## sorting_system
module sorting_system(
    input wire clk,              
    input wire rst_n,            
    input wire btn_manual_1,     
    input wire btn_manual_2,     
    input wire sensor_out,
    output wire s0, s1,
    output wire s2, s3,
    output wire led_r, led_g, led_b,
    input wire ir_sensor,        
    output wire servo_pwm_1,     
    output wire servo_pwm_2,     
    output wire led_ir_status    
);
For scale: about 380 flip-flops, ~16 I/O pins, ~22000 sq um of cells after synthesis.
Settings: LEC_CHECK=0, ABC_AREA=1, CAP_MARGIN=20, CELL_PAD_IN_SITES_GLOBAL_PLACEMENT=0, CORE_ASPECT_RATIO=0.91, CORE_MARGIN=2, CORE_UTILIZATION=72, HOLD_SLACK_MARGIN=0.29, MAX_ROUTING_LAYER=met5, SETUP_SLACK_MARGIN=-0.15, SLEW_MARGIN=20, TNS_END_PERCENT=75; clock period 2.53 ns.
run.sh (not shown) runs the stock make flow with config.mk's settings and CLKGATE_MAP_FILE=.
The starting point reached the layout checks and failed them: negative setup slack.
Edit:
CELL_PAD_IN_SITES_GLOBAL_PLACEMENT = not set   (was 0)
CORE_ASPECT_RATIO = not set   (was 0.91)
CTS_CLUSTER_DIAMETER = 313   (was not set)
MAX_ROUTING_LAYER = not set   (was met5)
SETUP_SLACK_MARGIN = not set   (was -0.15)
TNS_END_PERCENT = not set   (was 75)
clock period = 2.79 ns   (was 2.53 ns; I/O delays follow)
The changed run produced a layout that fails on negative setup slack. Sequential share of layout area barely changes. Sequential power went down by 9.4%. Area after synthesis does not change. Routed wire length decreases by 1.7%. Clock skew drops by 3.6 ps. Cell count decreases by 0.90%. Global-route usage goes down by 0.62 points. Utilization went down by 0.23 points. Clock power came out higher by about 0.9%.
Edit:
ABC_AREA = not set   (was 1)
CTS_CLUSTER_DIAMETER = not set   (was 313)
HOLD_SLACK_MARGIN = not set   (was 0.29)
clock period = 4.06 ns   (was 2.79 ns; I/O delays follow)
The new run ran to the end with violations: negative setup slack.
Combinational power came out lower by 83%.
Sequential cell count stays the same.
Total power came out lower by about 40%.
Non-clock buffer count came out lower by 90.
Register-to-register slack is better by 230 ps.
Hold slack is better by 31 ps.
Edit:
ABC_AREA = 1   (was not set)
CAP_MARGIN = 0   (was 20)
CTS_CLUSTER_DIAMETER = 394   (was not set)
clock period = 2.81 ns   (was 4.06 ns; I/O delays follow)
The new run finished with negative setup slack left.
First-iteration DRC count is lower by a little under a tenth.
Die area rose by a few percent.
Wire length rose by roughly a tenth.
Total power went up by well over a third.
Clock-buffer cell count does not change.
Via count rises by roughly a tenth.
Combinational power grows to 5.8 times its value.
Register-to-register slack is worse by 180 ps.

========
Starting RTL as in the previous note.
Settings: LEC_CHECK=0, ABC_AREA=1, CAP_MARGIN=20, CORE_MARGIN=2, CORE_UTILIZATION=72, CTS_CLUSTER_DIAMETER=313, GPL_ROUTABILITY_DRIVEN=0, HOLD_SLACK_MARGIN=0.29, PLACE_DENSITY_LB_ADDON=0.01, SLEW_MARGIN=20; clock period 2.65 ns.
The first run finished with negative setup slack left.
Edit:
--- a/flow/config.mk
+++ b/flow/config.mk
@@ -9 +9 @@
-export CAP_MARGIN = 20
+export CAP_MARGIN = 0
@@ -12 +12 @@
-export CTS_CLUSTER_DIAMETER = 313
+export CTS_CLUSTER_DIAMETER = 101
@@ -14,2 +13,0 @@
-export HOLD_SLACK_MARGIN = 0.29
-export PLACE_DENSITY_LB_ADDON = 0.01
==> flow/constraint.sdc (replaced) <==
create_clock -name core_clock -period 2.63 [get_ports {clk}]
set_input_delay 0.5260 -clock core_clock [delete_from_list [all_inputs] [get_ports {clk}]]
set_output_delay 0.5260 -clock core_clock [all_outputs]
set_load 0.01 [all_outputs]
Outcome: The new run produced a layout that fails on negative setup slack; design area falls by 0.89%; cell count goes down by 0.41%; core utilization falls by 0.77 points; setup slack gets better by 0.12 ns; count of clock-buffer cells in the layout stays the same; worst hold slack stays flat; synthesized cell count stays the same.
Edit:
--- a/flow/config.mk
+++ b/flow/config.mk
@@ -9 +9,2 @@
-export CAP_MARGIN = 0
+export CAP_MARGIN = 20
+export CORE_ASPECT_RATIO = 0.92
@@ -12 +12,0 @@
-export CTS_CLUSTER_DIAMETER = 101
@@ -13,0 +14 @@
+export HOLD_SLACK_MARGIN = 0.3
==> flow/constraint.sdc (replaced) <==
create_clock -name core_clock -period 2.46 [get_ports {clk}]
set_input_delay 0.4920 -clock core_clock [delete_from_list [all_inputs] [get_ports {clk}]]
set_output_delay 0.4920 -clock core_clock [all_outputs]
set_load 0.01 [all_outputs]
Result: The changed run produced a layout that fails on negative setup slack; design area is higher by 1.1%; global-route usage increases by 0.90 points; sequential share of layout area came out lower by 0.29 points; die size hardly moves; synthesized cell count does not change; clock-buffer cell count came out lower by 1; worst setup slack gets worse by 0.21 ns; via count rises by 0.96%.
Edit:
--- a/flow/config.mk
+++ b/flow/config.mk
@@ -10 +9,0 @@
-export CORE_ASPECT_RATIO = 0.92
@@ -13,2 +12,2 @@
-export GPL_ROUTABILITY_DRIVEN = 0
-export HOLD_SLACK_MARGIN = 0.3
+export CTS_CLUSTER_DIAMETER = 249
+export PLACE_DENSITY = 0.4
==> flow/constraint.sdc (replaced) <==
create_clock -name core_clock -period 5.26 [get_ports {clk}]
set_input_delay 1.0520 -clock core_clock [delete_from_list [all_inputs] [get_ports {clk}]]
set_output_delay 1.0520 -clock core_clock [all_outputs]
set_load 0.01 [all_outputs]
- Now the flow ran to the end with no violations
- area after synthesis does not change
- worst hold slack improves by 0.070 ns
- sequential power went down by 53%
- wire length went down by 9.9%
- non-clock buffer count went down by 201
- power went down by 54%
- via count went down by 7.2%
- global-route usage went down by 3.0 points
- worst setup slack improves by 2.5 ns
- count of clock-buffer cells in the layout stays the same
Power is estimated from default activity; no workload was simulated.
